<file path="flow/run.sh">
#!/bin/bash
# the make line also repeats each setting of config.mk as NAME=value (left out here)
make -C /OpenROAD-flow-scripts/flow DESIGN_CONFIG=/design/flow/config.mk WORK_HOME=/design/flow/orfs CLKGATE_MAP_FILE= finish
</file>
<file path="flow/config.mk">
export PLATFORM = sky130hd
export DESIGN_NAME = CORDIC_Top
export DESIGN_NICKNAME = CORDIC_Top
export VERILOG_FILES = /design/flow/design.v
export SDC_FILE = /design/flow/constraint.sdc
export NUM_CORES = 4
export LEC_CHECK = 0
export ABC_AREA = 1
export CAP_MARGIN = 20
export CORE_MARGIN = 2
export CORE_UTILIZATION = 69
export CTS_CLUSTER_DIAMETER = 375
export CTS_CLUSTER_SIZE = 97
export PLACE_DENSITY = 0.36
export SLEW_MARGIN = 20
export TNS_END_PERCENT = 10
</file>
<file path="flow/constraint.sdc">
create_clock -name core_clock -period 5.48 [get_ports {clk}]
set_input_delay 1.0960 -clock core_clock [delete_from_list [all_inputs] [get_ports {clk}]]
set_output_delay 1.0960 -clock core_clock [all_outputs]
set_load 0.01 [all_outputs]
</file>
<file path="flow/design.v">
module CORDIC_Stage (
	input clk,
	input rst,
	input sign_in,
	input USE_SIN_in,
	input [7:0] ite,
	input [32:0] arctan_in_1,
	input [32:0] arctan_in_2,
	input [32:0] target_in,
	input [32:0] curr_angle_in,
	input [32:0] x_in,
	input [32:0] y_in,
	output sign_out,
	output USE_SIN_out,
	output [32:0] curr_angle_out,
	output [32:0] x_out,
	output [32:0] y_out,
	output [32:0] target_out
	);
	reg sign;
	reg [32:0] x[0:1];
	reg [32:0] y[0:1];
	reg [32:0] y_tmp[0:3];
	reg [32:0] x_tmp[0:3];
	reg [3:0] count[0:1];
	reg [32:0] current_angle[0:1];
	reg [32:0] atan[0:1];
	reg [32:0] target_q;
	reg USE_SIN_q;
	reg sign_q;
	reg [32:0] x_q;
	reg [32:0] y_q;
	reg [32:0] current_angle_q;
	always @(posedge clk) begin
			sign = sign_in;
			target_q <= target_in;
			USE_SIN_q <= USE_SIN_in;
			count[0] = ite[7:4];
			y_tmp[0] = sign ? y_in : ~y_in+1;
			y_tmp[1] = {y_tmp[0][32], y_tmp[0][31:0]>>count[0]};
			x_tmp[0] = sign ? x_in : ~x_in+1;
			x_tmp[1] = {x_tmp[0][32], x_tmp[0][31:0]>>count[0]};
			x[0] = x_in + y_tmp[1];
			y[0] = x_tmp[1] + y_in;
			atan[0] = sign ? arctan_in_1 : ~arctan_in_1+1;
			current_angle[0] = curr_angle_in + atan[0];
			if (current_angle[0] > target_in) begin
				sign = 1'b0;
			end
			else begin
				sign = 1'b1;
			end
			count[1] = ite[3:0];
			y_tmp[2] = sign ? y[0] : ~y[0]+1;
			y_tmp[3] = {y_tmp[2][32], y_tmp[2][31:0]>>count[1]};
			x_tmp[2] = sign ? x[0] : ~x[0]+1;
			x_tmp[3] = {x_tmp[2][32], x_tmp[2][31:0]>>count[1]};
			x[1] = x[0] + y_tmp[3];
			y[1] = x_tmp[3] + y[0];
			atan[1] = sign ? arctan_in_2 : ~arctan_in_2+1;
			current_angle[1] = current_angle[0] + atan[1];
			if (current_angle[1] > target_in) begin
				sign = 1'b0;
			end
			else begin
				sign = 1'b1;
			end
			sign_q <= sign;
			x_q <= x[1];
			y_q <= y[1];
			current_angle_q <= current_angle[1];
	end
	assign sign_out = sign_q;
	assign curr_angle_out = current_angle_q;
	assign x_out = x_q;
	assign y_out = y_q;
	assign USE_SIN_out = USE_SIN_q;
	assign target_out = target_q;
endmodule
module CORDIC_Top (
    input clk,
    input [31:0] target,
	 output [31:0] cos_x
);
	wire sign_intermediate[0:6];
	wire USE_SIN_intermediate[0:6];
	wire [32:0] angle_intermediate[0:6];
	wire [32:0] x_intermediate[0:6];
	wire [32:0] y_intermediate[0:6];
	wire [32:0] target_intermediate[0:6];
	wire [32:0] arctan[0:13];
	wire [7:0] ite[0:6];
	wire [32:0] x_init = 33'b01;
	wire [32:0] y_init = 33'b001;
	assign arctan[0]  = 33'b000011111010110110111011000000000;
	assign arctan[1]  = 33'b000001111111010101101110101010000;
	assign arctan[2]  = 33'b000000111111111010101011011110000;
	assign arctan[3]  = 33'b000000011111111111010101010111000;
	assign arctan[4]  = 33'b000000001111111111111010101010110;
	assign arctan[5]  = 33'b000000000111111111111111010101011;
	assign arctan[6]  = 33'b000000000011111111111111111010110;
	assign arctan[7]  = 33'b000000000001111111111111111111011;
	assign arctan[8]  = 33'b000000000000111111111111111111111;
	assign arctan[9]  = 33'b000000000000100000000000000000000;
	assign arctan[10] = 33'b000000000000010000000000000000000;
	assign arctan[11] = 33'b000000000000001000000000000000000;
	assign arctan[12] = 33'b000000000000000100000000000000000;
	assign arctan[13] = 33'b000000000000000010000000000000000;
	assign ite[0]  = 8'b00100011;
	assign ite[1]  = 8'b01000101;
	assign ite[2]  = 8'b01100111;
	assign ite[3]  = 8'b10001001;
	assign ite[4]  = 8'b10101011;
	assign ite[5]  = 8'b11001101;
	assign ite[6]  = 8'b11101111;
	reg init_sign;
	reg USE_SIN;
	wire [32:0] init_angle = 33'b000111011010110001100111000000000;
	reg [32:0] ext_target;
	reg [32:0] fin_target;
	always @* begin
		ext_target = { 1'b0 , target};
		USE_SIN = 0;
		if (ext_target > init_angle) begin
			if (ext_target > 33'b00111) begin
				fin_target = 33'b011001001000011111101101010100010 + (~ext_target + 1);
				init_sign = 1;
				USE_SIN = 1;
			end else begin
				init_sign = 1;
				fin_target = ext_target;
			end
		end
		else begin
			init_sign = 0;
			fin_target = ext_target;
		end
	end
	CORDIC_Stage stage1(
		 .clk(clk),
		 .sign_in(init_sign),
		 .USE_SIN_in(USE_SIN),
		 .ite(ite[0]),
		 .target_in(fin_target),
		 .arctan_in_1(arctan[0]),
		 .arctan_in_2(arctan[1]),
		 .curr_angle_in(init_angle),
		 .x_in(x_init),
		 .y_in(y_init),
		 .sign_out(sign_intermediate[0]),
		 .curr_angle_out(angle_intermediate[0]),
		 .x_out(x_intermediate[0]),
		 .y_out(y_intermediate[0]),
		 .target_out(target_intermediate[0]),
		 .USE_SIN_out(USE_SIN_intermediate[0])
	);
	CORDIC_Stage stage2(
		 .clk(clk),
		 .sign_in(sign_intermediate[0]),
		 .USE_SIN_in(USE_SIN_intermediate[0]),
		 .ite(ite[1]),
		 .target_in(target_intermediate[0]),
		 .arctan_in_1(arctan[2]),
		 .arctan_in_2(arctan[3]),
		 .curr_angle_in(angle_intermediate[0]),
		 .x_in(x_intermediate[0]),
		 .y_in(y_intermediate[0]),
		 .sign_out(sign_intermediate[1]),
		 .curr_angle_out(angle_intermediate[1]),
		 .x_out(x_intermediate[1]),
		 .y_out(y_intermediate[1]),
		 .target_out(target_intermediate[1]),
		 .USE_SIN_out(USE_SIN_intermediate[1])
	);
	CORDIC_Stage stage3(
		 .clk(clk),
		 .sign_in(sign_intermediate[1]),
		 .USE_SIN_in(USE_SIN_intermediate[1]),
		 .ite(ite[2]),
		 .target_in(target_intermediate[1]),
		 .arctan_in_1(arctan[4]),
		 .arctan_in_2(arctan[5]),
		 .curr_angle_in(angle_intermediate[1]),
		 .x_in(x_intermediate[1]),
		 .y_in(y_intermediate[1]),
		 .sign_out(sign_intermediate[2]),
		 .curr_angle_out(angle_intermediate[2]),
		 .x_out(x_intermediate[2]),
		 .y_out(y_intermediate[2]),
		 .target_out(target_intermediate[2]),
		 .USE_SIN_out(USE_SIN_intermediate[2])
	);
	CORDIC_Stage stage4(
		 .clk(clk),
		 .sign_in(sign_intermediate[2]),
		 .USE_SIN_in(USE_SIN_intermediate[2]),
		 .ite(ite[3]),
		 .target_in(target_intermediate[2]),
		 .arctan_in_1(arctan[6]),
		 .arctan_in_2(arctan[7]),
		 .curr_angle_in(angle_intermediate[2]),
		 .x_in(x_intermediate[2]),
		 .y_in(y_intermediate[2]),
		 .sign_out(sign_intermediate[3]),
		 .curr_angle_out(angle_intermediate[3]),
		 .x_out(x_intermediate[3]),
		 .y_out(y_intermediate[3]),
		 .target_out(target_intermediate[3]),
		 .USE_SIN_out(USE_SIN_intermediate[3])
	);
	CORDIC_Stage stage5(
		 .clk(clk),
		 .sign_in(sign_intermediate[3]),
		 .USE_SIN_in(USE_SIN_intermediate[3]),
		 .ite(ite[4]),
		 .target_in(target_intermediate[3]),
		 .arctan_in_1(arctan[8]),
		 .arctan_in_2(arctan[9]),
		 .curr_angle_in(angle_intermediate[3]),
		 .x_in(x_intermediate[3]),
		 .y_in(y_intermediate[3]),
		 .sign_out(sign_intermediate[4]),
		 .curr_angle_out(angle_intermediate[4]),
		 .x_out(x_intermediate[4]),
		 .y_out(y_intermediate[4]),
		 .target_out(target_intermediate[4]),
		 .USE_SIN_out(USE_SIN_intermediate[4])
	);
	CORDIC_Stage stage6(
		 .clk(clk),
		 .sign_in(sign_intermediate[4]),
		 .USE_SIN_in(USE_SIN_intermediate[4]),
		 .ite(ite[5]),
		 .target_in(target_intermediate[4]),
		 .arctan_in_1(arctan[10]),
		 .arctan_in_2(arctan[11]),
		 .curr_angle_in(angle_intermediate[4]),
		 .x_in(x_intermediate[4]),
		 .y_in(y_intermediate[4]),
		 .sign_out(sign_intermediate[5]),
		 .curr_angle_out(angle_intermediate[5]),
		 .x_out(x_intermediate[5]),
		 .y_out(y_intermediate[5]),
		 .target_out(target_intermediate[5]),
		 .USE_SIN_out(USE_SIN_intermediate[5])
	);
	CORDIC_Stage stage7(
		 .clk(clk),
		 .sign_in(sign_intermediate[5]),
		 .USE_SIN_in(USE_SIN_intermediate[5]),
		 .ite(ite[6]),
		 .target_in(target_intermediate[5]),
		 .arctan_in_1(arctan[12]),
		 .arctan_in_2(arctan[13]),
		 .curr_angle_in(angle_intermediate[5]),
		 .x_in(x_intermediate[5]),
		 .y_in(y_intermediate[5]),
		 .sign_out(sign_intermediate[6]),
		 .curr_angle_out(angle_intermediate[6]),
		 .x_out(x_intermediate[6]),
		 .y_out(y_intermediate[6]),
		 .target_out(target_intermediate[6]),
		 .USE_SIN_out(USE_SIN_intermediate[6])
	);
	wire [31:0] K = 32'b01101101111011001010110110001011;
	wire [31:0] done;
	assign done = USE_SIN_intermediate[6] ? y_intermediate[6][31:0] : x_intermediate[6][31:0];
	assign cos_x = done*K;
endmodule
</file>
==> results of run 1 <==
-- stage by stage --
step | hold WS [ns] | util | cell area [µm²] | cells
after floorplan | 0.331 | - | 61500 | 8085
after global placement | 0.334 | 0.945 | 82200 | 11800
after detailed placement | 0.337 | 0.945 | 82200 | 11800
==> results.txt, run 1 <==
Implementation numbers.

- The compound-gate portion of the synthesized area is 0.134.
- The area fraction of the dominant cell type after synthesis is 0.215.
- The number of I/O port buffers is 64.
- The arithmetic-cell share of the synthesized area counting full adders, half adders and majority gates is 0.286.
- Ranked by total cell area, the synthesized netlist is headed by sky130_fd_sc_hd__ha_1 22%, sky130_fd_sc_hd__dfxtp_1 19%, sky130_fd_sc_hd__xor2_1 9.1%.
- The leading cell type by number of instances after synthesis is sky130_fd_sc_hd__nand2_1.
- The share of synthesized area spent on multiplexers is 0.
- The last flow stage reached is 4_1_cts.
- Per the OpenROAD floorplan log, the height of the die is 301 µm.
- The worst slack after detailed placement is -2.96 ns.
- The synthesized netlist handed to floorplanning was reported with a cell count of slightly above 8,000.
- Of the total synthesized cell area, the portion taken by XOR and XNOR cells is 0.129.
- Before any placement, the netlist area is recorded as 60,800 µm².
- The post-synth net total reads approximately 9,400.
- The starting utilization of the core area is 0.699.
- Sorting the synthesized cells by how often they occur yields 1,379 x sky130_fd_sc_hd__nand2_1, 1,256 x sky130_fd_sc_hd__inv_1, 1,046 x sky130_fd_sc_hd__ha_1, 760 x sky130_fd_sc_hd__a21oi_1, 635 x sky130_fd_sc_hd__xor2_1.
- The area share of and/or/nand/nor cells after synthesis reads 0.180.
- The global placement routability congestion reads 1.01.
- The flow did not finish.
- According to the floorplan report, the die width is between 300 and 400 µm.
- The total cell area reported by yosys after synthesis is around 60,000 µm².
- The count of distinct cell types in the synthesized netlist reads roughly 70.
- In the placement report, post-DP HPWL is listed as between 150 and 200 mm.
- The cell total in the yosys stat output is 8,085.
- The I/O pin total reads 65.
- The register area share after synthesis reads 0.188.
- The async set-reset flop share out of synthesis is 0.
- The mean instance size in the synthesized netlist is roughly 7.5 µm².
- The library cell occupying the most area in the post-synthesis netlist is sky130_fd_sc_hd__ha_1.
- The leading register cell type out of synthesis is sky130_fd_sc_hd__dfxtp_1.
- The warning count from the yosys run reads 9.
- The total number of placement rows is between 100 and 150.
- Yosys mapped a number of flops with a built-in enable equal to 0.
- The total core area is around 87,000 µm².
- The chip area reads around 91,000 µm².
- The biggest combinational cell group after synthesis reads adder cells.
- The tool reported: "[ERROR DPL-0038] Utilization greater than 100%, impossible to legalize".
- The number of synthesized register bits reads 572.
==> inputs of run 2 (changes only) <==
Settings changed: ABC_AREA 1 to 0, CAP_MARGIN 20 to 5, CELL_PAD_IN_SITES_DETAIL_PLACEMENT from default to 2, CELL_PAD_IN_SITES_GLOBAL_PLACEMENT from default to 1, CORE_UTILIZATION 69 to 62, CTS_CLUSTER_DIAMETER 375 to 149, CTS_CLUSTER_SIZE 97 to default, MAX_ROUTING_LAYER from default to met4, PLACE_DENSITY 0.36 to default, PLACE_DENSITY_LB_ADDON from default to 0.18, SLEW_MARGIN 20 to 0, TNS_END_PERCENT 10 to 65.
Clock period 5.48 ns to 7.68 ns, I/O delays scaled along.
==> run 2 against run 1 <==
Effect of this change: the flow stops in 3_5_place_dp; die area up 11%; synthesized cell count down 11%; area after synthesis about the same.
==> results.txt, run 2 <==
Implementation numbers.

- The flow stopped in 3_5_place_dp.
- The number of I/O port buffers is 64 (unchanged).
- The area share of and/or/nand/nor cells after synthesis reads 0.160 (-0.0203).
- The number of instances in the synthesized netlist is 7,232 (-11%).
- The leading register cell type out of synthesis reads sky130_fd_sc_hd__dfxtp_1.
- The chip area is 101,000 µm² (+11%).
- The number of synthesized register bits was 572 (unchanged).
- The register area share after synthesis is 0.188 (about the same).
- The compound-gate portion of the synthesized area was 0.184 (+0.0504).
- The cell total in the yosys stat output is 7,232 (-11%).
- The number of enable-type register cells in the synthesized netlist is 0 (unchanged).
- Counting instances in the post-synthesis netlist gives the leading cell types as 1,046 x sky130_fd_sc_hd__ha_1, 808 x sky130_fd_sc_hd__inv_1, 589 x sky130_fd_sc_hd__xnor2_1, 572 x sky130_fd_sc_hd__dfxtp_1, 516 x sky130_fd_sc_hd__a21oi_1.
- The async set-reset flop share out of synthesis came to 0 (unchanged).
- The total core area came to 97,000 µm² (+11%).
- The share of synthesized area spent on multiplexers is 0.000679 (+0.000679).
- The global placement routability congestion is 0.986 (-2.1%).
- The total cell area reported by yosys after synthesis is 60,800 µm² (about the same).
- The total number of placement rows reads 114 (+5.6%).
- The starting utilization of the core area reads 0.627 (-0.0721).
- Yosys attributes the largest share of cell area to sky130_fd_sc_hd__ha_1 22%, sky130_fd_sc_hd__dfxtp_1 19%, sky130_fd_sc_hd__xnor2_1 8.5%.
- The I/O pin total reads 65 (unchanged).
- Looking at area per cell type in the netlist, the leader is sky130_fd_sc_hd__ha_1.
- The die span in y is 317 µm (+5.4%).
- The arithmetic-cell share of the synthesized area counting full adders, half adders and majority gates reads 0.286 (about the same).
- The flow did not finish.
- The biggest combinational cell group after synthesis is adder cells.
- The synthesized-area fraction occupied by xor and xnor cells is 0.124 (-0.00427).
- The area fraction of the dominant cell type after synthesis is 0.215 (about the same).
- The count of distinct cell types in the synthesized netlist is 101 (+42%).
- The summed instance area of the synthesized netlist is 60,800 µm² (about the same).
- The mean instance size in the synthesized netlist is 8.41 µm² (+12%).
- The warning count from the yosys run reads 9 (unchanged).
- The post-synth net total came to 8,525 (-9.1%).
- The horizontal die size is 317 µm (+5.4%).
- The tool reported: "Error: detail_place.tcl, 38 bad optional access".
- The leading cell type by number of instances after synthesis reads sky130_fd_sc_hd__ha_1.
## run 2: per-stage QoR
stage / worst slack, ns / TNS [ns] / cells
after floorplan: -0.385 / -1.08 / 7232
after global placement: -1.03 / -24.62 / 9768
==> inputs of run 3 (changes only) <==
Settings changed: ABC_AREA 0 to default, CAP_MARGIN 5 to 20, CELL_PAD_IN_SITES_DETAIL_PLACEMENT 2 to default, CELL_PAD_IN_SITES_GLOBAL_PLACEMENT 1 to default, CORE_UTILIZATION 62 to 70, CTS_CLUSTER_DIAMETER 149 to 362, CTS_CLUSTER_SIZE from default to 51, MAX_ROUTING_LAYER met4 to default, PLACE_DENSITY_LB_ADDON 0.18 to default, SETUP_SLACK_MARGIN from default to -0.53, SLEW_MARGIN 0 to 20, TNS_END_PERCENT 65 to default.
Clock period 7.68 ns to 6.53 ns, I/O delays scaled along.
==> run 3 against run 2 <==
Effect of this change: the run fails in 4_1_cts; synthesized cell count unchanged; die area decreased by 11%; area after synthesis unchanged.
==> results.txt, run 3 <==
Implementation numbers.

- The run stopped with a tool error.
- The last flow stage reached is 4_1_cts.
- The first error in the log reads "[ERROR DPL-0033] detailed placement checks failed during check placement".
- The I/O pin total came to 65 (unchanged).
- The HPWL after detailed placement reads about 170 mm.
- The starting utilization of the core area was 0.704 (+0.0773).
- The cell total in the yosys stat output came to 7,232 (unchanged).
- The die span in y is 299 µm (-5.8%).
- The register area share after synthesis is 0.188 (unchanged).
- The compound-gate portion of the synthesized area reads 0.184 (unchanged).
- The synthesized-area fraction occupied by xor and xnor cells was 0.124 (unchanged).
- The library cell occupying the most area in the post-synthesis netlist is sky130_fd_sc_hd__ha_1.
- By count the netlist is led by 1,046 x sky130_fd_sc_hd__ha_1, 808 x sky130_fd_sc_hd__inv_1, 589 x sky130_fd_sc_hd__xnor2_1, 572 x sky130_fd_sc_hd__dfxtp_1, 516 x sky130_fd_sc_hd__a21oi_1.
- The warning count from the yosys run is 9 (unchanged).
- The total cell area reported by yosys after synthesis is 60,800 µm² (unchanged).
- The mean instance size in the synthesized netlist reads 8.41 µm² (unchanged).
- The area fraction of the dominant cell type after synthesis is 0.215 (unchanged).
- The horizontal die size is 299 µm (-5.8%).
- The leading register cell type out of synthesis is sky130_fd_sc_hd__dfxtp_1.
- The arithmetic-cell share of the synthesized area counting full adders, half adders and majority gates is 0.286 (unchanged).
- sky130_fd_sc_hd__ha_1 is the most common cell in the netlist.
- The total core area is 86,300 µm² (-11%).
- The summed instance area of the synthesized netlist reads 60,800 µm² (unchanged).
- The post-synth net total came to 8,525 (unchanged).
- The number of I/O port buffers is 64 (unchanged).
- The number of instances in the synthesized netlist is 7,232 (unchanged).
- The chip area reads 89,200 µm² (-11%).
- After synthesis, the cell types taking the most area are sky130_fd_sc_hd__ha_1 22%, sky130_fd_sc_hd__dfxtp_1 19%, sky130_fd_sc_hd__xnor2_1 8.5%.
- The global placement routability congestion is 1.04 (+5.7%).
- After synthesis, the largest family of logic cells by area is adder cells.
- The area share of and/or/nand/nor cells after synthesis reads 0.160 (unchanged).
- The count of distinct cell types in the synthesized netlist reads 101 (unchanged).
- The async set-reset flop share out of synthesis reads 0 (unchanged).
- The number of synthesized register bits is 572 (unchanged).
- The number of enable-type register cells in the synthesized netlist came to 0 (unchanged).
- The total number of placement rows is 108 (-5.3%).
- The share of synthesized area spent on multiplexers reads 0.000679 (unchanged).
run 3: per-stage QoR:
step | instance area, µm² | cells | setup slack [ns] | TNS, ns
after detailed placement | 79300 | 10500 | -2.26 | -194.72
after global placement | 79300 | 10500 | -1.96 | -127.42
after floorplan | 62000 | 7232 | -1.52 | -47.29
==> inputs of run 4 (changes only) <==
Settings changed: ABC_AREA from default to 1, CAP_MARGIN 20 to 10, CELL_PAD_IN_SITES_DETAIL_PLACEMENT from default to 2, CELL_PAD_IN_SITES_GLOBAL_PLACEMENT from default to 2, CORE_ASPECT_RATIO from default to 1.54, CORE_UTILIZATION 70 to 38, CTS_CLUSTER_DIAMETER 362 to 385, CTS_CLUSTER_SIZE 51 to default, GPL_ROUTABILITY_DRIVEN from default to 0, GPL_TIMING_DRIVEN from default to 1, HOLD_SLACK_MARGIN from default to 0.28, MIN_ROUTING_LAYER from default to met1, PLACE_DENSITY_LB_ADDON from default to 0.14, SETUP_SLACK_MARGIN -0.53 to default, SLEW_MARGIN 20 to 40, TNS_END_PERCENT from default to 60.
Clock period 6.53 ns to 14.6 ns, I/O delays scaled along.
==> run 4 against run 3 <==
Effect of this change: the run now finishes clean; area after synthesis about the same; synthesized cell count increased by 12%; die area increased by 83%.
==> results.txt, run 4 <==
Figures from the implementation reports.

- The post-cts sizing count reads 0.
- For this block, the routed nets add up to 219 mm of wire.
- The die span in y reads 500 µm (+68%).
- The total of fill cells in the finished design is 18,800.
- In the final design database the tool counted between 9,000 and 10,000 nets.
- The number of enable-type register cells in the synthesized netlist is 0 (unchanged).
- After synthesis, the most frequently instantiated cells are 1,379 x sky130_fd_sc_hd__nand2_1, 1,256 x sky130_fd_sc_hd__inv_1, 1,046 x sky130_fd_sc_hd__ha_1, 760 x sky130_fd_sc_hd__a21oi_1, 635 x sky130_fd_sc_hd__xor2_1.
- The starting utilization of the core area is 0.382 (-0.322).
- The final non-filler cell area is between 60,000 and 70,000 µm².
- STA classifies the critical path startpoint as a flip-flop.
- The number of antenna violations at the first check in global routing reads 1.
- The required time reported for the critical path endpoint reads ~12 ns.
- The async set-reset flop share out of synthesis came to 0 (unchanged).
- CTS built an H-tree with a depth of 3.
- The hold-critical path endpoint is stage2.target_q[1]$_DFF_P_.
- The compound-gate portion of the synthesized area is 0.134 (-0.0504).
- The number of setup violations in the final report is 0.
- The worst flop-to-flop path startpoint reads stage3.sign_q$_DFF_P_.
- The setup check on the worst reg-to-reg path leaves a slack of 3.60 ns.
- Between clock sinks in the finished design, the worst skew comes to ~0.034 ns.
- The tool warning count for the run is ~55.
- For this run, design rule violations remaining after detail routing come to 0.
- The total number of clock tree sinks is about 570.
- The clock latency of the later-clocked register in the worst-skew pair is around 0.69 ns.
- The number of synthesized register bits came to 572 (unchanged).
- The detailed router placed 55,400 vias in this run.
- The chip area came to 163,000 µm² (+83%).
- The synthesized-area fraction occupied by xor and xnor cells reads 0.129 (+0.00427).
- Counting both buffers and inverters, the worst setup path holds a total of 5.
- The share of synthesized area spent on multiplexers reads 0 (-0.000679).
- The final timing summary puts the cycle share of the worst path at 0.785.
- The report lists the cells along the critical path as ha_1 > inv_1 > fa_1 > fa_1 > inv_1 > ha_1 > ha_1 > inv_1 > fa_1 > inv_1 > fa_1 > ha_1 > a21oi_1 > a21boi_1 > o21ai_0 > a21boi_0 > o21ai_1 > a21boi_0 > o21ai_1 > a21boi_0 > o21ai_1 > xor2_1 > clkdlybuf4s50_1.
- The cts-stage hold buffer count reads 0.
- The largest incremental delay on the critical path is 0.75 ns.
- Setup repair after global routing left no endpoint under its margin.
- The register area share after synthesis is 0.188 (about the same).
- The maximum fanout along the worst path is 11.
- The CTS root buffer is sky130_fd_sc_hd__clkbuf_16.
- The area taken by multi-input combinational cells is reported as 44,300 µm².
- The total CTS buffers reads 68.
- Endpoints failing hold in the final report were tallied at 0.
- Global routing finished with a remaining overflow of 0.
- The count of distinct cell types in the synthesized netlist reads 71 (-30%).
- In the hold timing report, the worst path depth is 0.
- The worst-margin pin slew is 0.925 ns.
- The flow ran to the end and the layout has no timing, DRC or antenna violations.
- The biggest combinational cell group after synthesis is adder cells.
- The HPWL after detailed placement is 190 mm (+9.0%).
- The total number of placement rows came to 182 (+69%).
- The warning count from the yosys run came to 9 (unchanged).
- The I/O pin total is 65 (unchanged).
- The utilization after layout reads 0.416.
- Per the OpenROAD timing report, the critical path contains 23 cells.
- The end of the critical path is cos_x[27].
- The family of cells with the greatest summed delay on the critical path reads adder cells.
- The path depth of the worst reg2reg path is between 40 and 50.
- The horizontal die size is 326 µm (+9.3%).
- The final timing report lists a max-slew violation count of 0.
- The via count of the first global-routing pass is around 64,000.
- The mean instance size in the synthesized netlist was 7.52 µm² (-11%).
- The top achievable clock speed reads about 87 MHz.
- The summed instance area of the synthesized netlist was 60,800 µm² (about the same).
- For this run the top cell type by instance count after synthesis was sky130_fd_sc_hd__nand2_1.
- The final total negative setup slack is 0 ns.
- The number of max-cap violations is 0.
- The area fraction of the dominant cell type after synthesis is 0.215 (about the same).
- The class of the most critical setup path is reg2out.
- The CTS tree reads done.
- The clock slew at the register clock pins of the worst setup and hold paths is roughly 0.07 ns.
- The number of I/O port buffers is 64 (unchanged).
- The post-synth net total reads 9,378 (+10%).
- The post-route antenna net violation count reads 0.
- The routed length per placed instance reads 21.1 µm.
- The arrival time at the worst endpoint is between 8 and 9 ns.
- Before antenna repair, the detailed router went through 6 iterations.
- The time the worst path needs with I/O delays and setup reads between 10 and 15 ns.
- The worst-path cell with the longest stage delay is sky130_fd_sc_hd__dfxtp_1.
- The area share of and/or/nand/nor cells after synthesis reads 0.180 (+0.0203).
- Checking max transition, the worst relative margin is 0.383.
- The leading register cell type out of synthesis is sky130_fd_sc_hd__dfxtp_1.
- STA lists the startpoint of the worst hold path as stage1.target_q[1]$_DFF_P_.
- The path category of the worst min-delay check is reg2reg.
- The worst setup path is captured at an output pin.
- The cell total in the yosys stat output reads 8,085 (+12%).
- The flip-flop and latch area reads 11,500 µm².
- The library cell occupying the most area in the post-synthesis netlist reads sky130_fd_sc_hd__ha_1.
- The arithmetic-cell share of the synthesized area counting full adders, half adders and majority gates reads 0.286 (about the same).
- In the routed layout, each cell is associated on average with a via count of roughly 5.3.
- The count of buffers added by post-CTS timing repair for setup is 0.
- The number of instances in the synthesized netlist is 8,085 (+12%).
- In the global route stage, overall resource usage came out at 0.266.
- The layout overhead on the synthesized area reads 9.00%.
- The maximum number of pins on one net before global-route repair reads 39.
- The total cell area reported by yosys after synthesis is 60,800 µm² (about the same).
- The cell area reported after detailed placement reads 64,100 µm² (-19%).
- The DRC marker count from the first detailed-route iteration reads between 1,000 and 1,500.
- In this run the deepest clock path goes through 3 buffers.
- The first global-routing pass estimated 344 mm of wire.
- The total core area came to 159,000 µm² (+85%).
- The critical register-to-register path endpoint is stage4.sign_q$_DFF_P_.
- The main area contributors are sky130_fd_sc_hd__ha_1 22%, sky130_fd_sc_hd__dfxtp_1 19%, sky130_fd_sc_hd__xor2_1 9.1%.
- The worst setup path startpoint is stage7.y_q[0]$_DFF_P_.
==> run 4: layout make-up <==
class	count	share of cell area
clock inverter	33	0.00485
antenna	1	0.0000377
timing repair buffer	85	0.0120
multi-input combinational	6181	0.669
tap	2116	0.0399
sequential	572	0.173
inverter	1283	0.0726
clock buffer	89	0.0289
==> run 4: metal layers <==
layer	GRT usage	up-vias	wire, µm
li1	-	26900	-
met5	0	-	0
met3	0.0219	539	3250
met2	0.573	682	129000
met4	0.177	0	16500
met1	0.222	27300	70100
==> run 4: per-stage QoR <==
| stage | hold WS (ns) | setup WS, ns | cells |
|---|---|---|---|
| after floorplan | 0.331 | 4.66 | 8085 |
| after global placement | 0.339 | 3.44 | 10200 |
| after detailed placement | 0.338 | 3.40 | 10200 |
| after CTS | 0.342 | 3.05 | 10400 |
| after global routing | 0.354 | 2.56 | 10400 |
| final | 0.338 | 3.13 | 10400 |
==> inputs of run 5 (changes only) <==
Settings changed: ABC_AREA 1 to default, CAP_MARGIN 10 to 20, CELL_PAD_IN_SITES_DETAIL_PLACEMENT 2 to default, CELL_PAD_IN_SITES_GLOBAL_PLACEMENT 2 to 0, CORE_ASPECT_RATIO 1.54 to default, CORE_UTILIZATION 38 to 72, CTS_CLUSTER_DIAMETER 385 to default, CTS_CLUSTER_SIZE from default to 28, GPL_ROUTABILITY_DRIVEN 0 to 1, GPL_TIMING_DRIVEN 1 to default, HOLD_SLACK_MARGIN 0.28 to default, MAX_ROUTING_LAYER from default to met4, MIN_ROUTING_LAYER met1 to default, PLACE_DENSITY_LB_ADDON 0.14 to 0.18, SETUP_SLACK_MARGIN from default to -0.62, SLEW_MARGIN 40 to 20, TNS_END_PERCENT 60 to 5.
Clock period 14.6 ns to 8.96 ns, I/O delays scaled along.
==> run 5 against run 4 <==
Effect of this change: the layout now fails its checks (setup timing); setup slack lost 3.5 ns; via count decreased by 4.4%; core utilization rose by 38 points; non-clock buffer count up 231; global-route usage is 11 points higher; worst hold slack improved by 0.0086 ns; critical path type unchanged; critical endpoint is now cos_x[31].
==> results.txt, run 5 <==
Figures from the implementation reports.

- The routed wire length was 161 mm (-26%).
- The hold-critical path endpoint is stage6.target_q[17]$_DFF_P_.
- STA reports the tightest min-delay check as being of type reg2reg.
- The biggest combinational cell group after synthesis is adder cells.
- The total of fill cells in the finished design reads 5,772 (-69%).
- On the critical path, the stage with the largest delay is an instance of sky130_fd_sc_hd__fa_1.
- The HPWL after detailed placement is 132 mm (-31%).
- The number of I/O port buffers was 64 (unchanged).
- After synthesis, the cell types taking the most area are sky130_fd_sc_hd__ha_1 22%, sky130_fd_sc_hd__dfxtp_1 19%, sky130_fd_sc_hd__xnor2_1 8.5%.
- The clock latency of the later-clocked register in the worst-skew pair came to 0.63 ns (-0.06 ns).
- The utilization after layout is 0.799 (+0.383).
- The most prevalent standard cell on the critical path is sky130_fd_sc_hd__ha_1.
- The library cell occupying the most area in the post-synthesis netlist reads sky130_fd_sc_hd__ha_1.
- The number of search-and-repair iterations in the first detailed-routing pass is 7 (+1).
- The placement summary gives the final routability congestion estimate as around 0.99.
- The maximum level of the CTS H-tree reads 3 (unchanged).
- The maximum number of pins on one net before global-route repair reads 40 (+2.6%).
- The setup slack of the worst register-to-register path was -0.15 ns (-3.75 ns).
- The global-route met3 utilization reads 0.0440 (+0.0221).
- The type of origin of the critical path reads a flip-flop.
- The flow ran to the end, but the layout failed its checks.
- The number of enable-type register cells in the synthesized netlist was 0 (unchanged).
- The end of the critical path reads cos_x[31].
- The time the worst path needs with I/O delays and setup is ~9.4 ns.
- The reasons given for failing layout checks are setup timing.
- The maximum fanout along the worst path came to 3 (-8).
- The starting utilization of the core area is 0.726 (+0.345).
- The via density per instance came to 6.08 (+14%).
- The count of pins over their slew limit was 0 (unchanged).
- The area share of and/or/nand/nor cells after synthesis is 0.160 (-0.0203).
- The total number of placement rows is 106 (-42%).
- The compound-gate portion of the synthesized area reads 0.184 (+0.0504).
- The warning count from the yosys run reads 9 (unchanged).
- Ranked by instance count, the synthesized netlist is headed by 1,046 x sky130_fd_sc_hd__ha_1, 808 x sky130_fd_sc_hd__inv_1, 589 x sky130_fd_sc_hd__xnor2_1, 572 x sky130_fd_sc_hd__dfxtp_1, 516 x sky130_fd_sc_hd__a21oi_1.
- The post-route antenna net violation count is 0 (unchanged).
- The family of cells with the greatest summed delay on the critical path reads adder cells.
- Setup repair after global routing could not meet its margin everywhere.
- The first-pass GRT wire length is 260 mm (-24%).
- The number of setup violations in the final report is 15 (+15).
- The via count reads 53,000 (-4.4%).
- The startpoint of the lowest-slack hold path is stage5.target_q[17]$_DFF_P_.
- The total core area was 83,700 µm² (-47%).
- The layout overhead on the synthesized area is 10.0%.
- The number of nets at the end of the flow reads 8,818 (-7.0%).
- The cell count of the worst hold path is 0 (unchanged).
- The clock skew after layout is 0.0305 ns (-0.00399 ns).
- The number of antenna violations at the first check in global routing reads 4 (+3).
- The async set-reset flop share out of synthesis reads 0 (unchanged).
- The post-synth net total reads 8,525 (-9.1%).
- The synthesized-area fraction occupied by xor and xnor cells reads 0.124 (-0.00427).
- The most used routing layer in global routing is met2.
- The path depth of the worst reg2reg path is 48 (-2.0%).
- The met1 track demand over resource reads 0.390 (+0.168).
- The count of buffer and inverter cells on the critical path reads 5 (unchanged).
- The aggregate global-route resource usage reads 0.377 (+0.111).
- In the setup report, the worst path falls into the class reg2out.
- The headroom to the max-slew limit was 0.321 (-0.0626).
- The number of warnings in the stage logs reads 57 (+3.6%).
- The maximum number of buffers from clock root to sink reads 3 (unchanged).
- The worst flop-to-flop path startpoint is stage3.sign_q$_DFF_P_.
- The clock slew at the register clock pins of the worst setup and hold paths reads 0.06 ns (about the same).
- The count of buffers added by post-CTS timing repair for setup reads 0 (unchanged).
- The total cell area reported by yosys after synthesis is 60,800 µm² (about the same).
- The hold violation count in the final report reads 0 (unchanged).
- The count of distinct cell types in the synthesized netlist reads 101 (+42%).
- The DRC marker count from the first detailed-route iteration is 3,083 (+130%).
- The post-layout worst setup margin reads -0.409 ns (-3.54 ns).
- The die span in y reads 295 µm (-41%).
- The total number of clock tree sinks is 572 (unchanged).
- Clock tree synthesis selected as its root buffer the cell sky130_fd_sc_hd__clkbuf_16.
- The total DRC errors in the routed layout reads 0 (unchanged).
- The share of synthesized area spent on multiplexers reads 0.000679 (+0.000679).
- The via count of the first global-routing pass is 53,600 (-17%).
- The register area share after synthesis reads 0.188 (about the same).
- The summed instance area of the synthesized netlist came to 60,800 µm² (about the same).
- The arithmetic-cell share of the synthesized area counting full adders, half adders and majority gates is 0.286 (about the same).
- The nature of the critical path endpoint reads an output pin.
- The number of max-cap violations is 0 (unchanged).
- The mean instance size in the synthesized netlist was 8.41 µm² (+12%).
- The critical register-to-register path endpoint reads stage4.sign_q$_DFF_P_.
- The cts-stage hold buffer count reads 0 (unchanged).
- The count of cell instances traversed by the critical path is 26 (+13%).
- The worst setup path startpoint reads stage7.y_q[1]$_DFF_P_.
- The commonest register cell is sky130_fd_sc_hd__dfxtp_1.
- The global-route track usage on met2 is 0.681 (+0.109).
- The total grt overflow reads 0 (unchanged).
- The final clock period utilization by the worst path reads 1.05 (+0.260).
- The worst slack after detailed placement reads -0.355 ns (-3.75 ns).
- The area fraction of the dominant cell type after synthesis reads 0.215 (about the same).
- The number of synthesized register bits reads 572 (unchanged).
- The routed length per placed instance is 18.5 µm (-12%).
- The total CTS buffers is 67 (-1.5%).
- TritonCTS built the clock tree.
- The required time reported for the critical path endpoint reads 7.17 ns (-4.51 ns).
- The top achievable clock speed is ~110 MHz.
- The worst-margin pin slew is 0.993 ns (+0.0682 ns).
- The number of instances in the synthesized netlist came to 7,232 (-11%).
- The arrival time at the worst endpoint reads 7.58 ns (-0.97 ns).
- The largest incremental delay on the critical path is 0.54 ns (-0.21 ns).
- The I/O pin total is 65 (unchanged).
- The horizontal die size is 295 µm (-9.7%).
- The chip area is 86,800 µm² (-47%).
- The cell total in the yosys stat output is 7,232 (-11%).
- The leading cell type by number of instances after synthesis is sky130_fd_sc_hd__ha_1.
run 5: stage by stage:
stage	instances	cell area, µm²	hold WS (ns)	TNS [ns]
floorplan	7232	60800	0.323	-2.21
global placement	8590	64400	0.330	-0.0883
detailed placement	8590	64400	0.335	-2.61
CTS	8711	66800	0.347	-7.03
global route	8715	66900	0.351	-25.39
finish	8716	66900	0.347	-1.74
run 5: layout make-up:
class                           count  area, µm²  area share
Antenna cell                        5       12.5    0.000187
Clock inverter                     34        457     0.00683
Clock buffer                       87       1880      0.0282
Timing Repair Buffer              316       2560      0.0383
Sequential cell                   572      11500       0.171
Inverter                          811       3040      0.0455
Tap cell                         1134       1420      0.0212
Multi-Input combinational cell   5757      46000       0.688
run 5: what timing repair did:
action,CTS,global route
endpoints found under the setup margin,1,28
pin swaps,0,4
gates cloned,0,0
resized,3,29
run 5: layer usage:
metal / vias to the layer above / part of all wire / routed length, µm
met5: - / 0 / 0
met2: 1561 / 0.51 / 81500
met4: 0 / 0.065 / 10500
met3: 561 / 0.044 / 7140
met1: 24800 / 0.38 / 62000
li1: 26100 / - / -
==> inputs of run 6 (changes only) <==
Settings changed: SETUP_SLACK_MARGIN -0.62 to default, TNS_END_PERCENT 5 to 85.
Clock period 8.96 ns to 8.8 ns, I/O delays scaled along.
==> run 6 against run 5 <==
Effect of this change: the flow now stops in 5_2_route; area after synthesis stayed put; global-route usage is 0.75 points higher; synthesized cell count unchanged; die area did not move.
==> results.txt, run 6 <==
Implementation numbers.

- The flow did not finish.
- The last flow stage reached reads 5_2_route.
- The tool reported: "[ERROR DRT-1231] Pin _13362_/A does not have access point".
- The maximum number of buffers from clock root to sink reads 3 (unchanged).
- The via count of the first global-routing pass is 54,200 (+1.2%).
- The total number of clock tree sinks is 572 (unchanged).
- The number of instances in the synthesized netlist reads 7,232 (unchanged).
- The HPWL after detailed placement is 133 mm (+0.57%).
- The biggest combinational cell group after synthesis reads adder cells.
- The horizontal die size is 295 µm (unchanged).
- The total number of placement rows is 106 (unchanged).
- The main area contributors are sky130_fd_sc_hd__ha_1 22%, sky130_fd_sc_hd__dfxtp_1 19%, sky130_fd_sc_hd__xnor2_1 8.5%.
- The total core area is 83,700 µm² (unchanged).
- The compound-gate portion of the synthesized area is 0.184 (unchanged).
- The area fraction of the dominant cell type after synthesis is 0.215 (unchanged).
- For this run, the leading register cell type out of synthesis is sky130_fd_sc_hd__dfxtp_1.
- The category of the worst endpoint reads a top-level output.
- The global placement routability congestion reads 0.975 (-1.6%).
- The number of synthesized register bits reads 572 (unchanged).
- The share of synthesized area spent on multiplexers reads 0.000679 (unchanged).
- The number of antenna violations at the first check in global routing is 1 (-3).
- The post-synth net total reads 8,525 (unchanged).
- The total CTS buffers is 67 (unchanged).
- The arithmetic-cell share of the synthesized area counting full adders, half adders and majority gates reads 0.286 (unchanged).
- The cell type that accounts for the most area after synthesis is sky130_fd_sc_hd__ha_1.
- The count of distinct cell types in the synthesized netlist is 101 (unchanged).
- The aggregate global-route resource usage reads 0.385 (+0.00753).
- The total grt overflow is 0 (unchanged).
- The summed instance area of the synthesized netlist reads 60,800 µm² (unchanged).
- The total cell area reported by yosys after synthesis was 60,800 µm² (unchanged).
- The mean instance size in the synthesized netlist is 8.41 µm² (unchanged).
- The CTS root buffer is sky130_fd_sc_hd__clkbuf_16.
- The number of I/O port buffers was 64 (unchanged).
- The first-pass GRT wire length is 265 mm (+1.9%).
- The number of enable-type register cells in the synthesized netlist came to 0 (unchanged).
- The starting utilization of the core area came to 0.726 (unchanged).
- The maximum number of pins on one net before global-route repair reads 40 (unchanged).
- The I/O pin total came to 65 (unchanged).
- The chip area is 86,800 µm² (unchanged).
- The die span in y reads 295 µm (unchanged).
- The worst-path endpoint after global-route repair_timing is cos_x[31].
- The cell total in the yosys stat output came to 7,232 (unchanged).
- The async set-reset flop share out of synthesis was 0 (unchanged).
- The synthesis stats list as the most numerous cell sky130_fd_sc_hd__ha_1.
- The synthesized-area fraction occupied by xor and xnor cells is 0.124 (unchanged).
- The maximum level of the CTS H-tree is 3 (unchanged).
- The warning count from the yosys run is 9 (unchanged).
- The register area share after synthesis reads 0.188 (unchanged).
- The area share of and/or/nand/nor cells after synthesis reads 0.160 (unchanged).
- After synthesis, the most frequently instantiated cells are 1,046 x sky130_fd_sc_hd__ha_1, 808 x sky130_fd_sc_hd__inv_1, 589 x sky130_fd_sc_hd__xnor2_1, 572 x sky130_fd_sc_hd__dfxtp_1, 516 x sky130_fd_sc_hd__a21oi_1.
[run 6: metrics by stage]
step / cell area (µm²) / worst slack, ns / hold slack (ns) / instances
2_1_floorplan: 60800 / -0.236 / 0.323 / 7232
3_3_place_gp: 64900 / -0.0788 / 0.330 / 8653
3_5_place_dp: 64900 / -0.468 / 0.336 / 8653
4_1_cts: 67800 / -0.102 / 0.349 / 8795
5_1_grt: 68900 / -0.327 / 0.352 / 8828
[run 6: timing repair]
| action | in CTS | in global routing |
|---|---|---|
| gates resized | 110 | 233 |
| setup endpoints to repair | 30 | 71 |
| hold buffers | 0 | 0 |
| buffers inserted | 21 | 33 |
| pin swaps | 56 | 88 |
[run 6: metal layers]
layer	track usage
met1	0.400
met2	0.702
met3	0.0445
met4	0.221
met5	-
==> inputs of run 7 (changes only) <==
Settings changed: ABC_AREA from default to 1, CAP_MARGIN 20 to 0, CELL_PAD_IN_SITES_DETAIL_PLACEMENT from default to 1, CELL_PAD_IN_SITES_GLOBAL_PLACEMENT 0 to 1, CORE_ASPECT_RATIO from default to 0.68, CORE_MARGIN 2 to 10, CORE_UTILIZATION 72 to 27, CTS_CLUSTER_SIZE 28 to default, GPL_ROUTABILITY_DRIVEN 1 to 0, HOLD_SLACK_MARGIN from default to -0.1, PLACE_DENSITY_LB_ADDON 0.18 to default, SLEW_MARGIN 20 to 40, TNS_END_PERCENT 85 to 15.
Clock period 8.8 ns to 17.3 ns, I/O delays scaled along.
==> run 7 against run 6 <==
Effect of this change: the run now finishes clean; die area went up to 2.8 times the previous value; area after synthesis is essentially flat; global-route usage decreased by 22 points; synthesized cell count increased by 12%.
==> results.txt, run 7 <==
Figures from the implementation reports.

- The flow ran to the end and the layout has no timing, DRC or antenna violations.
- The routed length on met2 reads 76.5 mm.
- For reference, the clock transition at the flip-flops on the worst setup and hold paths is roughly 0.070 ns.
- The maximum fanout along the worst path is 11.
- The biggest combinational cell group after synthesis is adder cells.
- In the post-route analysis, the smallest setup slack over all paths is roughly 5.4 ns.
- The library cell occupying the most area in the post-synthesis netlist reads sky130_fd_sc_hd__ha_1.
- The arithmetic-cell share of the synthesized area counting full adders, half adders and majority gates is 0.286 (about the same).
- The final clock period utilization by the worst path is 0.686.
- The async set-reset flop share out of synthesis is 0 (unchanged).
- The total grt overflow is 0 (unchanged).
- The number of instances in the synthesized netlist reads 8,085 (+12%).
- Endpoints failing hold in the final report were tallied at 0.
- The total core area is 224,000 µm² (+170%).
- The leading register cell type out of synthesis reads sky130_fd_sc_hd__dfxtp_1.
- The area fraction of the dominant cell type after synthesis is 0.215 (about the same).
- Setup repair after global routing left no endpoint under its margin.
- The post-synth net total reads 9,378 (+10%).
- The largest incremental delay on the critical path reads between 0.6 and 0.7 ns.
- The count of buffers added by post-CTS timing repair for setup came to 0 (-100%).
- The area share of and/or/nand/nor cells after synthesis is 0.180 (+0.0203).
- The smallest clock period supported by the final layout is computed as 11.86 ns.
- The first-pass GRT wire length was 325 mm (+23%).
- The total number of placement rows is 143 (+35%).
- The maximum number of buffers from clock root to sink is 3 (unchanged).
- The type of origin of the critical path is a flip-flop.
- The critical register-to-register path endpoint reads stage4.sign_q$_DFF_P_.
- The routed wire length reads ~200 mm.
- The I/O pin total was 65 (unchanged).
- The number of setup violations in the final report reads 0.
- The via count of the first global-routing pass reads 55,400 (+2.2%).
- After the last flow step, the layout net total stands at 9,484.
- According to the report, the first pass of detailed routing completed in 5 iterations.
- The maximum number of pins on one net before global-route repair is 40 (unchanged).
- Registers take ~11,000 µm².
- The class of the most critical setup path reads reg2out.
- The end of the critical path reads cos_x[27].
- The worst hold path begins at stage3.target_q[5]$_DFF_P_.
- The warning count from the yosys run is 9 (unchanged).
- Setup slack on the worst reg-to-reg path comes out at roughly 6.0 ns.
- The register area share after synthesis came to 0.188 (about the same).
- The total DRC errors in the routed layout reads 0.
- The number of max-cap violations is 0.
- The detailed-routed wire length on met3 is 9.65 mm.
- The post-cts sizing count is 0 (-100%).
- The top achievable clock speed is around 84 MHz.
- Data arrives at the worst endpoint at 8.40 ns.
- The required time reported for the critical path endpoint reads between 10 and 15 ns.
- The count of buffer and inverter cells on the critical path is 5.
- After synthesis, the cell types taking the most area are sky130_fd_sc_hd__ha_1 22%, sky130_fd_sc_hd__dfxtp_1 19%, sky130_fd_sc_hd__xor2_1 9.1%.
- The routed length per placed instance reads about 18 µm.
- The worst slack after detailed placement reads 6.25 ns (+6.71 ns).
- The horizontal die size reads 596 µm (+100%).
- The chip area reads 245,000 µm² (+180%).
- Walking the worst path, the cells encountered are ha_1 > inv_1 > fa_1 > fa_1 > inv_1 > ha_1 > ha_1 > inv_1 > fa_1 > inv_1 > fa_1 > ha_1 > a21oi_1 > a21boi_1 > o21ai_0 > a21boi_0 > o21ai_1 > a21boi_0 > o21ai_1 > a21boi_0 > o21ai_1 > xor2_1 > clkdlybuf4s50_1.
- The number of antenna violations at the first check in global routing reads 9 (+8).
- The number of enable-type register cells in the synthesized netlist was 0 (unchanged).
- The summed instance area of the synthesized netlist was 60,800 µm² (about the same).
- The cell total in the yosys stat output reads 8,085 (+12%).
- The HPWL after detailed placement is 180 mm (+36%).
- The via density per instance reads about 4.8.
- The family of cells with the greatest summed delay on the critical path reads adder cells.
- The number of synthesized register bits reads 572 (unchanged).
- The cell count of the worst hold path is 0.
- The total CTS buffers is 66 (-1.5%).
- Signal routing reaches up to met4.
- The via count reads about 54,000.
- The clock skew after layout is approximately 0.03 ns.
- The worst flop-to-flop path startpoint reads stage3.sign_q$_DFF_P_.
- The leading cell type by number of instances after synthesis is sky130_fd_sc_hd__nand2_1.
- In this run the worst hold path is classified as reg2reg.
- The aggregate global-route resource usage is 0.168 (-0.217).
- The number of I/O port buffers is 64 (unchanged).
- The post-route antenna net violation count reads 0.
- The worst-path cell with the longest stage delay reads sky130_fd_sc_hd__dfxtp_1.
- The clock reaches the later pin of the worst-skew pair after ~0.68 ns.
- The layout overhead on the synthesized area is 10.9%.
- The CTS tree is done.
- The maximum level of the CTS H-tree reads 3 (unchanged).
- Max-slew check failures listed in the final report amount to 0.
- Per the layout area report, the combinational gate area comes to 44,300 µm².
- The worst-margin pin slew is 0.836 ns.
- The cts-stage hold buffer count reads 0 (unchanged).
- The nature of the critical path endpoint is an output pin.
- The cell area reported after detailed placement is 65,100 µm² (+0.36%).
- The path with the worst hold slack has its endpoint at stage4.target_q[5]$_DFF_P_.
- The share of synthesized area spent on multiplexers reads 0 (-0.000679).
- Headroom to the max-slew limit came out at 0.442.
- The starting utilization of the core area reads 0.272 (-0.454).
- The CTS root buffer reads sky130_fd_sc_hd__clkbuf_16.
- The compound-gate portion of the synthesized area reads 0.134 (-0.0504).
- The worst setup path startpoint is stage7.y_q[0]$_DFF_P_.
- The report puts the cell count of the worst reg-to-reg path at 50.
- The DRC marker count from the first detailed-route iteration reads about 3,200.
- The mean instance size in the synthesized netlist is 7.52 µm² (-11%).
- The final non-filler cell area is 67,500 µm².
- Fill cells in the final layout number about 27,000.
- Setup total negative slack on the finished layout was measured at 0 ns.
- The count of cell instances traversed by the critical path reads 23.
- The length of routed wiring on met1 reads between 100 and 150 mm.
- The total cell area reported by yosys after synthesis was 60,800 µm² (about the same).
- The tool warning count for the run is between 50 and 60.
- The synthesized-area fraction occupied by xor and xnor cells is 0.129 (+0.00427).
- The count of distinct cell types in the synthesized netlist is 71 (-30%).
- The die span in y came to 411 µm (+40%).
- The synthesis run shows the most used standard cells to be 1,379 x sky130_fd_sc_hd__nand2_1, 1,256 x sky130_fd_sc_hd__inv_1, 1,046 x sky130_fd_sc_hd__ha_1, 760 x sky130_fd_sc_hd__a21oi_1, 635 x sky130_fd_sc_hd__xor2_1.
- The total number of clock tree sinks is 572 (unchanged).
[run 7: metal layers]
metal  global-route usage  vias up
met2                0.225      741
li1                     -    26900
met4               0.0184        0
met1                0.267    26000
met5                    -        -
met3               0.0239      110
[run 7: cell type report]
cell class,count,area share
tap,2972,0.0551
clock inverter,34,0.00642
sequential,572,0.170
timing repair buffer,87,0.0121
inverter,1283,0.0714
antenna,4,0.000148
clock buffer,84,0.0277
multi-input combinational,6181,0.657
[run 7: metrics by stage]
step	instances	utilization	hold slack [ns]
floorplan	8085	-	0.331
global placement	11100	0.291	0.339
detailed placement	11100	0.291	0.338
CTS	11200	0.302	0.348
global route	11200	0.302	0.356
finish	11200	0.302	0.348
==> inputs of run 8 (changes only) <==
Settings changed: ABC_AREA 1 to default, CAP_MARGIN 0 to 25, CELL_PAD_IN_SITES_GLOBAL_PLACEMENT 1 to default, CORE_ASPECT_RATIO 0.68 to default, CORE_MARGIN 10 to 2, CORE_UTILIZATION 27 to 37, CTS_CLUSTER_DIAMETER from default to 385, GPL_ROUTABILITY_DRIVEN 0 to default, GPL_TIMING_DRIVEN from default to 0, HOLD_SLACK_MARGIN -0.1 to 0.28, MAX_ROUTING_LAYER met4 to default, MIN_ROUTING_LAYER from default to met1, PLACE_DENSITY_LB_ADDON from default to 0.14, SLEW_MARGIN 40 to 20, TNS_END_PERCENT 15 to 65.
Clock period 17.3 ns to 10.0 ns, I/O delays scaled along.
==> run 8 against run 7 <==
Effect of this change: clock skew up 0.0061 ns; wire length down 17%; first-iteration DRC count down 53%; clock-buffer cell count up 9; die area down 32%; area after synthesis about the same; global-route usage up 3.3 points; critical path depth unchanged; cell count down 14%; synthesized cell count down 11%; critical path type unchanged.
==> results.txt, run 8 <==
Figures from the implementation reports.

- The warning count from the yosys run is 9 (unchanged).
- The number of warnings in the stage logs came to 56 (+1.8%).
- The biggest combinational cell group after synthesis reads adder cells.
- The CTS root buffer is sky130_fd_sc_hd__clkbuf_16.
- The final clock period utilization by the worst path is 0.979 (+0.294).
- The summed instance area of the synthesized netlist was 60,800 µm² (about the same).
- The synthesis report names the predominant flop master as sky130_fd_sc_hd__dfxtp_1.
- The cell total in the yosys stat output reads 7,232 (-11%).
- The type of origin of the critical path reads a flip-flop.
- The number of setup violations in the final report came to 0 (unchanged).
- The hold violation count in the final report reads 0 (unchanged).
- The area fraction of the dominant cell type after synthesis is 0.215 (about the same).
- The arrival time at the worst endpoint reads 7.79 ns (-0.61 ns).
- The total number of placement rows reads 148 (+3.5%).
- The utilization after layout reads 0.415 (+0.114).
- The total cell area reported by yosys after synthesis was 60,800 µm² (about the same).
- The number of nets at the end of the flow reads 8,693 (-8.3%).
- The via count of the first global-routing pass is 54,800 (-1.2%).
- The via count is 51,000 (-5.2%).
- Per STA, the startpoint of the critical path is stage7.y_q[0]$_DFF_P_.
- The horizontal die size came to 409 µm (-31%).
- The timing report attributes the biggest portion of critical-path delay to adder cells.
- Walking the worst path, the cells encountered are ha_1 > inv_1 > fa_1 > inv_1 > ha_1 > inv_1 > fa_1 > fa_1 > inv_1 > fa_1 > fa_1 > fa_1 > ha_1 > and3_1 > and3_1 > o211ai_1 > nand3_2 > o41ai_4 > buf_4 > o2111ai_1 > a21oi_1 > xnor2_1 > clkdlybuf4s50_1.
- The I/O pin total is 65 (unchanged).
- The number of instances in the synthesized netlist is 7,232 (-11%).
- The maximum level of the CTS H-tree is 3 (unchanged).
- The count of cell instances traversed by the critical path reads 23 (unchanged).
- The total grt overflow is 0 (unchanged).
- The maximum number of buffers from clock root to sink is 3 (unchanged).
- The post-layout worst setup margin is 0.207 ns (-5.23 ns).
- The critical register-to-register path endpoint reads stage4.sign_q$_DFF_P_.
- The worst slack after detailed placement was -3.44 ns (-9.68 ns).
- The number of max-cap violations is 0 (unchanged).
- Setup repair after global routing could not meet its margin everywhere.
- The maximum fanout along the worst path is 11 (unchanged).
- The total CTS buffers came to 73 (+11%).
- The path category of the worst min-delay check reads reg2reg.
- The arithmetic-cell share of the synthesized area counting full adders, half adders and majority gates is 0.286 (about the same).
- The library cell occupying the most area in the post-synthesis netlist reads sky130_fd_sc_hd__ha_1.
- The endpoint of the worst hold path is reported as stage6.target_q[22]$_DFF_P_.
- The total number of clock tree sinks was 572 (unchanged).
- By startpoint and endpoint, the worst setup path is classified as reg2out.
- The count of distinct cell types in the synthesized netlist is 101 (+42%).
- The clock latency of the later-clocked register in the worst-skew pair was 0.68 ns (about the same).
- The maximum number of pins on one net before global-route repair reads 24 (-40%).
- The DRC marker count from the first detailed-route iteration is 1,494 (-53%).
- The total core area is 163,000 µm² (-27%).
- The mean instance size in the synthesized netlist came to 8.41 µm² (+12%).
- The path depth of the worst reg2reg path reads 46 (-8.0%).
- The synthesized-area fraction occupied by xor and xnor cells was 0.124 (-0.00427).
- The leading cell type by number of instances after synthesis is sky130_fd_sc_hd__ha_1.
- The worst-margin pin slew came to 1.12 ns (+0.284 ns).
- The number of antenna violations at the first check in global routing is 1 (-8).
- The async set-reset flop share out of synthesis reads 0 (unchanged).
- The time the worst path needs with I/O delays and setup reads ~9.8 ns.
- The count of pins over their slew limit is 0 (unchanged).
- The count of buffer and inverter cells on the critical path is 6 (+1).
- The register area share after synthesis is 0.188 (about the same).
- The number of I/O port buffers is 50 (-22%).
- The most prevalent standard cell on the critical path reads sky130_fd_sc_hd__fa_1.
- Ranked by total cell area, the synthesized netlist is headed by sky130_fd_sc_hd__ha_1 22%, sky130_fd_sc_hd__dfxtp_1 19%, sky130_fd_sc_hd__xnor2_1 8.5%.
- The worst flop-to-flop path startpoint is stage3.sign_q$_DFF_P_.
- In this build the clock could be raised as far as 102 MHz.
- The share of synthesized area spent on multiplexers reads 0.000679 (+0.000679).
- The starting utilization of the core area came to 0.373 (+0.101).
- The die span in y is 409 µm (-0.49%).
- The number of search-and-repair iterations in the first detailed-routing pass was 5 (unchanged).
- The post-route antenna net violation count reads 0 (unchanged).
- The via density per instance is 5.29 (+10%).
- The required time reported for the critical path endpoint reads 8.00 ns (-5.84 ns).
- The run finished with no timing, DRC or antenna violations.
- The compound-gate portion of the synthesized area was 0.184 (+0.0504).
- For the worst min-delay path, the startpoint reported by OpenROAD is stage5.target_q[22]$_DFF_P_.
- The number of synthesized register bits is 572 (unchanged).
- From synthesis to final layout, the design area changed by 11.3%.
- The worst hold slack after final layout came to 0.345 ns (-0.00249 ns).
- The aggregate global-route resource usage is 0.201 (+0.0331).
- The routed wire length came to 170 mm (-17%).
- The number of enable-type register cells in the synthesized netlist is 0 (unchanged).
- The end of the critical path is cos_x[30].
- The area share of and/or/nand/nor cells after synthesis is 0.160 (-0.0203).
- The post-synth net total is 8,525 (-9.1%).
- The headroom to the max-slew limit is 0.246 (-0.196).
- STA classifies the critical path endpoint as an output pin.
- The clock slew at the register clock pins of the worst setup and hold paths reads 0.06 ns (about the same).
- The routed length per placed instance reads 17.7 µm (-3.3%).
- The cell count of the worst hold path is 0 (unchanged).
- After synthesis, the most frequently instantiated cells are 1,046 x sky130_fd_sc_hd__ha_1, 808 x sky130_fd_sc_hd__inv_1, 589 x sky130_fd_sc_hd__xnor2_1, 572 x sky130_fd_sc_hd__dfxtp_1, 516 x sky130_fd_sc_hd__a21oi_1.
- The HPWL after detailed placement came to 145 mm (-20%).
- The chip area came to 168,000 µm² (-32%).
- The total DRC errors in the routed layout reads 0 (unchanged).
- The first-pass GRT wire length reads 278 mm (-14%).
- Looking at the critical path, the single cell with the biggest stage delay is sky130_fd_sc_hd__dfxtp_2.
- The CTS tree is done.
- The clock skew after layout is 0.0361 ns (+0.00609 ns).
- The global placement routability congestion is 0.870.
- The largest incremental delay on the critical path came to 0.61 ns (-0.08 ns).
- The setup slack of the worst register-to-register path is 0.47 ns (-5.57 ns).
==> run 8: what timing repair did <==
action / CTS / global route
hold buffers: 0 / 0
setup buffers: 33 / 7
endpoints found under the setup margin: 147 / 46
gates cloned: 2 / 0
pin swaps: 11 / 23
gates resized: 118 / 68
==> run 8: layout make-up <==
cell class | count | area [µm²]
diodes | 2 | 5.00
plain buffers | 89 | 462
clock buffers | 93 | 2020
clock inverters | 40 | 503
fillers | 19400 | 95300
inverters | 811 | 3070
multi-input cells | 5758 | 46500
flip-flops and latches | 572 | 11500
well taps | 2175 | 2720
repair buffers | 95 | 891
==> run 8: stage by stage <==
stage,TNS (ns),instance area [µm²],std cells
floorplan,0,60800,7232
global placement,-252.65,64000,9457
detailed placement,-100.60,64100,9461
CTS,0,67300,9628
global route,-0.920,67600,9633
finish,0,67700,9635
==> run 8: layer usage <==
layer,vias to the layer above,GRT usage,part of all wire
met5,-,0,0
met4,0,0.0626,0.032
met3,232,0.0184,0.016
met2,399,0.391,0.53
met1,24600,0.228,0.43
li1,25700,-,-
